==> job 6968: inputs <==
==> flow/design.v <==
module PIEZO_reality_and_damedame(RESETN,CLK_1MHZ,A,T,SONG );
input RESETN,CLK_1MHZ,A,T;
output SONG;
reg SONG;
reg BUFF,BUFF2;
reg [10:0] freq,freq2;
reg [31:0] CNT_SOUND,CNT_SOUND2;
integer CLK_COUNT,CLK_COUNT2;
integer scale,scale2;
always @(*)
begin
if(A&&~T)
	SONG = BUFF;
else if(~A&&T)
	SONG = BUFF2;	
else 
	SONG =0;
end
always @( posedge CLK_1MHZ)
begin
	case(scale)
		-2: freq <= 0;
		-1: freq <= 0;
		0: freq <= 1012;	 
		1:	freq <= 1516;	  
		2:	freq <= 955;		  
		3: freq <= 1012;	  
		4: freq <= 1136;	  
		5: freq <= 1275;	  
		6: freq <= 1012;	  
		7: freq <= 0;	     
		8: freq <= 1607;	  
		9: freq <= 955;		  
		10: freq <= 1012;	  
		11: freq <= 1136;	  
		12: freq <= 1275;	  
		13: freq <= 1012;	  
		14: freq <= 675;	  
		15: freq <= 758;	  
		16: freq <= 1012;	  
		17: freq <= 0;	 	  
		18: freq <= 1516;	  
		19: freq <= 1351;	  
		20: freq <= 1275;	  
		21: freq <= 1012;	  
		22: freq <= 1136;	  
		23: freq <= 1204;	  
		24: freq <= 1136;	  
		25: freq <= 0;	  
		26: freq <= 1516;	  
		27: freq <= 758;	  
		28: freq <= 851;	  
		29: freq <= 902;	  
		30: freq <= 851;	  
		31: freq <= 0;	  
		32: freq <= 1275;	  
		33: freq <= 851;	  
		34: freq <= 955;	  
		35: freq <= 1012;	  
		36: freq <= 955;	  
		37: freq <= 1012;	  
		38: freq <= 1136;	  
		39: freq <= 0;	 	  
		40: freq <= 1012;	  
		41: freq <= 1516;	  
		42: freq <= 955;	  
		43: freq <= 1012;	  
		44: freq <= 1136;	  
		45: freq <= 1275;	  
		46: freq <= 1012;	  
		47: freq <= 0;	     
		48: freq <= 1607;	  
		49: freq <= 955;	 
		50: freq <= 1012;	  
		51: freq <= 1136;	  
		52: freq <= 1275;	  
		53: freq <= 1012;	  
		54: freq <= 675;	  
		55: freq <= 758;	  
		56: freq <= 1012;	  
		57: freq <= 0;	 	  
		58: freq <= 1516;	  
		59: freq <= 1351;	  
		60: freq <= 1275;	  
		61: freq <= 1012;	  
		62: freq <= 1136;	  
		63: freq <= 1204;	  
		64: freq <= 1136;	  
		65: freq <= 0;	  
		66: freq <= 1516;	  
		67: freq <= 758;	  
		68: freq <= 851;	  
		69: freq <= 902;	  
		70: freq <= 851;	  
		71: freq <= 0;	  
		72: freq <= 1275;	  
		73: freq <= 851;	  
		74: freq <= 955;	  
		75: freq <= 1012;	  
		76: freq <= 1136;	  
		77: freq <= 1275;	  
		78: freq <= 1275;	  
		79: freq <= 0;       
		default: freq <= 0;
	endcase
	case(scale2)
		-2: freq2 <= 0;
		-1: freq2 <= 0;	 
		0: freq2 <= 955;	  
		1: freq2 <= 851;	  
		2: freq2 <= 955;	  
		3: freq2 <= 758;	  
		4: freq2 <= 758;	  
		5: freq2 <= 758;	  
		6: freq2 <= 758;	  
		7: freq2 <= 758;	  
		8: freq2 <= 0;	  
		8: freq2 <= 0;	  
		9: freq2 <= 955;	  
		10: freq2 <= 955;	  
		11: freq2 <= 1012;	
		12: freq2 <= 1012;	
		13: freq2 <= 1012;	
		14: freq2 <= 1012;	
		15: freq2 <= 955;	 
		16: freq2 <= 955;	 
		17: freq2 <= 851;	 
		18: freq2 <= 851;	 
		19: freq2 <= 1136;	  
		20: freq2 <= 1275;	  
		21: freq2 <= 1275;	 
		22: freq2 <= 1275;	 
		23: freq2 <= 1275;	 
		24: freq2 <= 1275;	 
		25: freq2 <= 1275;	 
		26: freq2 <= 1275;	 
		27: freq2 <= 0;	  
		28: freq2 <= 0;	  
		29: freq2 <= 0;	  
		30: freq2 <= 0;	  
		31: freq2 <= 1275;	  
		32: freq2 <= 1431;	  
		33: freq2 <= 1516;	  
		34: freq2 <= 1431;	  
		35: freq2 <= 1431;	  
		36: freq2 <= 1431;	  
		37: freq2 <= 1431;	  
		38: freq2 <= 1431;	  
		39: freq2 <= 0;	  
		40: freq2 <= 0;	  
		41: freq2 <= 1136;	  
		42: freq2 <= 1136;	  
		43: freq2 <= 1012;	 
		44: freq2 <= 1012;	 
		45: freq2 <= 1012;	 
		46: freq2<= 1012;	 
		47: freq2<= 758;	  
		48: freq2 <= 758;	  
		49: freq2 <= 1012;	 
		50: freq2 <= 1012;	 
		51: freq2 <= 851;	 
		52:	freq2 <= 955;	 
		53:	freq2 <= 955;	 
		54:	freq2 <= 955;	 
		55:	freq2 <= 955;	 
		56:	freq2 <= 955;	 
		57:	freq2 <= 955;	 
		58:	freq2 <= 955;	 
		59:	freq2 <= 0;	  
		60:	freq2 <= 0;	  
		61:	freq2 <= 0;	  
		62:	freq2 <= 0;	  
		63:	freq2 <= 955;	 
		64:	freq2 <= 851;	 
		65:	freq2 <= 955;	 
		66:	freq2 <= 758;	  
		67:	freq2 <= 758;	  
		68:	freq2 <= 758;	  
		69:	freq2 <= 758;	  
		70:	freq2 <= 758;	  
		71:	freq2 <= 0;	  
		72:	freq2 <= 0;	  
		73:	freq2 <= 1136;	  
		74:	freq2 <= 1012;	 
		75:	freq2 <= 955;	 
		76:	freq2 <= 955;	 
		77:	freq2 <= 955;	 
		78:	freq2 <= 955;	 
		79:	freq2 <= 851;	 
		80:	freq2 <= 851;	 
		81:	freq2 <= 851;	 
		82:	freq2 <= 851;	 
		83:	freq2 <= 1275;	  
		84:	freq2 <= 1275;	  
		85:	freq2 <= 851;	 
		86:	freq2 <= 851;	 
		87:	freq2 <= 955;	 
		88:	freq2 <= 955;	 
		89:	freq2 <= 955;	 
		90:	freq2 <= 955;	 
		91:	freq2 <= 955;	 
		92:	freq2 <= 955;	 
		93:	freq2 <= 0;	  
		94:	freq2 <= 0;	  
		95:	freq2<= 0;	  
		96:	freq2<= 0;	  
		97:	freq2 <= 1516;	  
		98:	freq2 <= 1431;	  
		99:	freq2 <= 1275;	  
	100:	freq2 <= 1431;	  
	101:	freq2 <= 955;	 
	102:	freq2 <= 955;	 
	103:	freq2 <= 955;	 
	104:	freq2 <= 955;	 
	105:	freq2 <= 955;	 
	106:	freq2 <= 955;	 
	107:	freq2 <= 0;	  
	108:	freq2 <= 0;	  
	109:	freq2 <= 0;	  
	110:	freq2 <= 0;	  
	111:	freq2 <= 0;	  
	112:	freq2 <= 0;	  
	113:	freq2 <= 1516;	 
	114:	freq2<= 1431;	 
	115:	freq2 <= 1275;	  
	116:	freq2 <= 1431;	  
	117:	freq2 <= 851;	 
	118:	freq2 <= 851;	 
	119:	freq2 <= 851;	 
	120:	freq2 <= 851;	 
	121:	freq2 <= 851;	 
	122:	freq2 <= 851;	 
	123:	freq2 <= 0;	  
	124:	freq2 <= 0;	  
	125:	freq2 <= 0;	  
	126:	freq2 <= 0;	  
	127:	freq2 <= 851;	 
	128:	freq2 <= 955;	 
	129:	freq2 <= 1012;	 
	130:	freq2<= 955;	 
	default: freq <= 0;
	endcase		
end
always @(negedge RESETN or posedge CLK_1MHZ)
begin
	if(RESETN==1'b0)
		begin
				scale <= -2;
				BUFF <= 0;
				CNT_SOUND <= 0;
				CLK_COUNT <= 0;
		end
	else
		begin
			if(A)
				begin
					if( scale== -2 || scale == -1||
						 scale == 1|| scale == 2|| scale == 4|| scale == 5 || scale == 7 ||
						 scale == 8|| scale == 9|| scale == 11|| scale == 12|| scale == 15||
						 scale == 17|| scale == 18|| scale == 19|| scale == 20|| scale == 21||
						 scale ==23|| scale ==25|| scale == 26|| scale == 27|| scale == 29||
						 scale ==31|| scale ==32|| scale ==33|| scale ==35 || scale ==37 ||
						 scale ==41|| scale ==42|| scale == 44|| scale == 45|| scale == 47||
						 scale == 48|| scale == 49|| scale == 51|| scale == 52|| scale == 55||
						 scale ==57|| scale ==58|| scale == 59|| scale == 60|| scale == 61||
						 scale ==63|| scale ==65|| scale == 66|| scale == 67|| scale == 69||
						 scale ==71|| scale ==72|| scale == 73|| scale == 75 )
						 begin
								if( (CLK_COUNT < 300000) )         
									begin
										if(CNT_SOUND >= freq)   
											begin
												CNT_SOUND <= 0;   
												BUFF <= ~BUFF;					
												CLK_COUNT <= CLK_COUNT+1; 
											end				
										else   
											begin
												CNT_SOUND <=CNT_SOUND +1;  
												CLK_COUNT <= CLK_COUNT+1;
											end
									end						
								else  
									begin
										CLK_COUNT <= 0;	
										CNT_SOUND <= 0;	
										scale <= scale + 1;
									end
						end
					else if(scale == 3|| scale == 6|| scale ==10|| scale ==22 || scale ==24 ||
						 scale ==28|| scale ==30|| scale == 34|| scale == 39|| scale == 43||
						 scale == 46|| scale == 50|| scale == 62|| scale == 64|| scale == 68 ||scale == 70||
						 scale ==74|| scale ==77|| scale == 79)
							begin
								if( (CLK_COUNT < 600000) )         
									begin
										if(CNT_SOUND >= freq)   
											begin
												CNT_SOUND <= 0;   
												BUFF <= ~BUFF;					
												CLK_COUNT <= CLK_COUNT+1; 
											end				
										else   
											begin
												CNT_SOUND <=CNT_SOUND +1;  
												CLK_COUNT <= CLK_COUNT+1;
											end
									end						
								else  
									begin
										CLK_COUNT <= 0;	
										CNT_SOUND <= 0;
										scale <= scale + 1;
									end
							end	
					else if(scale == 0|| scale ==14|| scale ==36|| scale ==40 || scale ==54 ||
						 scale ==76)
						 begin
								if( (CLK_COUNT < 900000) )         
									begin
										if(CNT_SOUND >= freq)   
											begin
												CNT_SOUND <= 0;   
												BUFF <= ~BUFF;					
												CLK_COUNT <= CLK_COUNT+1; 
											end				
										else   
											begin
												CNT_SOUND <=CNT_SOUND +1;  
												CLK_COUNT <= CLK_COUNT+1;
											end
									end						
								else  
									begin
										CLK_COUNT <= 0;	
										CNT_SOUND <= 0;	
										scale <= scale + 1;
									end
							end
					else if(scale == 13|| scale ==16|| scale ==38|| scale ==53 || scale ==56 ||
						 scale ==78)
						 begin
								if( (CLK_COUNT < 1200000) )         
									begin
										if(CNT_SOUND >= freq)   
											begin
												CNT_SOUND <= 0;   
												BUFF <= ~BUFF;					
												CLK_COUNT <= CLK_COUNT+1; 
											end				
										else   
											begin
												CNT_SOUND <=CNT_SOUND +1;  
												CLK_COUNT <= CLK_COUNT+1;
											end
									end						
								else  
									begin
										CLK_COUNT <= 0;	
										CNT_SOUND <= 0;	
										scale <= scale + 1;
									end
						 end
					else       
						begin
							scale <= -2;
							BUFF  <= 0;
							CNT_SOUND <= 0;
							CLK_COUNT <= 0;
						end
				end
				else 
					begin
							scale <= -2;
							BUFF  <= 0;
							CNT_SOUND <= 0;
							CLK_COUNT <= 0;
					end
			end
end
always @(negedge RESETN or posedge CLK_1MHZ)
begin
	if(RESETN==1'b0)
		begin
				scale2<= -2;
				BUFF2 <= 0;
				CNT_SOUND2 <= 0;
				CLK_COUNT2 <= 0;
		end
	else
		begin	
			if(T)
				begin
					if(scale2 < 131) 
						begin
							if( (CLK_COUNT2 < 250000) )        
											begin
												if(CNT_SOUND2 >= freq2)   
													begin
														CNT_SOUND2 <= 0;   
														BUFF2 <= ~BUFF2;					
														CLK_COUNT2 <= CLK_COUNT2+1; 
													end				
												else   
													begin
														CNT_SOUND2 <=CNT_SOUND2 +1;  
														CLK_COUNT2 <= CLK_COUNT2+1;
													end
												end						
							else 
								begin
									CLK_COUNT2 <= 0;	
									CNT_SOUND2 <= 0;	
									scale2 <= scale2 + 1;
								end
						end
					else
						begin
							CLK_COUNT2 <= 0;	
							CNT_SOUND2 <= 0;	
							scale2 <= -2;
						end
				end
				else
					begin
						scale2<= -2;
						BUFF2 <= 0;
						CNT_SOUND2 <= 0;
						CLK_COUNT2 <= 0;
					end
	  end
end
endmodule
==> flow/run.sh <==
#!/bin/bash
# the make line also repeats each setting of config.mk as NAME=value (left out here)
make -C /OpenROAD-flow-scripts/flow DESIGN_CONFIG=/design/flow/config.mk WORK_HOME=/design/flow/orfs CLKGATE_MAP_FILE= finish
==> flow/config.mk <==
export PLATFORM = sky130hd
export DESIGN_NAME = PIEZO_reality_and_damedame
export DESIGN_NICKNAME = PIEZO_reality_and_damedame
export VERILOG_FILES = /design/flow/design.v
export SDC_FILE = /design/flow/constraint.sdc
export NUM_CORES = 4
export LEC_CHECK = 0
export CAP_MARGIN = 20
export CORE_MARGIN = 2
export CORE_UTILIZATION = 44
export CTS_CLUSTER_SIZE = 93
export SLEW_MARGIN = 20
==> flow/constraint.sdc <==
create_clock -name core_clock -period 8.73 [get_ports {CLK_1MHZ}]
set_input_delay 1.7460 -clock core_clock [delete_from_list [all_inputs] [get_ports {CLK_1MHZ}]]
set_output_delay 1.7460 -clock core_clock [all_outputs]
set_load 0.01 [all_outputs]
==> job 4333 (differences from job 6968) <==
- CAP_MARGIN: 20 -> 10
- CORE_UTILIZATION: 44 -> 72
- CTS_CLUSTER_DIAMETER: not set -> 200
- CTS_CLUSTER_SIZE: 93 -> 32
- MAX_ROUTING_LAYER: not set -> met4
- SETUP_SLACK_MARGIN: not set -> 0.53
==> flow/constraint.sdc (replaced) <==
create_clock -name core_clock -period 6.46 [get_ports {CLK_1MHZ}]
set_input_delay 1.2920 -clock core_clock [delete_from_list [all_inputs] [get_ports {CLK_1MHZ}]]
set_output_delay 1.2920 -clock core_clock [all_outputs]
set_load 0.01 [all_outputs]
==> qor summary <==
| metric | job 4333 | job 6968 |
|---|---|---|
| Outcome | complete, no violations | complete, no violations |
| Reg2Reg Depth | 11 | 10 |
| Post-route insts no fill | 1,494 | 1,643 |
| Placement Rows | 46 | 59 |
| Non-Clock Buffer Area Fraction | 0.007852 | 0.007408 |
| Critical Path Source | scale[6]$_DFFE_PN1P_ | A |
| Worst setup path class | register to register | input port to output port |
| Late-Pin Clk Latency | 0.48 ns | 0.51 ns |
| Average routed wire per standard cell | 16.86 µm | 14.84 µm |
| Floorplan die area | 17,310 µm² | 27,950 µm² |
| Power dissipated by switching net loads | 454.6 µW | 445.1 µW |
| Power Combinational | 52.3 µW | 37.8 µW |
| Least-Margin Pin Slew | 0.9844 ns | 0.9491 ns |
| Power drawn by the clock network | 726 µW | 1090 µW |
| Number of global-route vias before repair | 8,829 | 8,578 |
| Internal Dissipation | 1708 µW | 1706 µW |
| Number of nets in the layout | 1,312 | 1,327 |
| Proportion of cell area occupied by registers | 0.4468 | 0.4216 |
| Layout clock buffers | 15 | 34 |
| # Taps | 216 | 335 |
| Switching share of power | 0.2102 | 0.2069 |
Power is estimated from default activity; no workload was simulated.
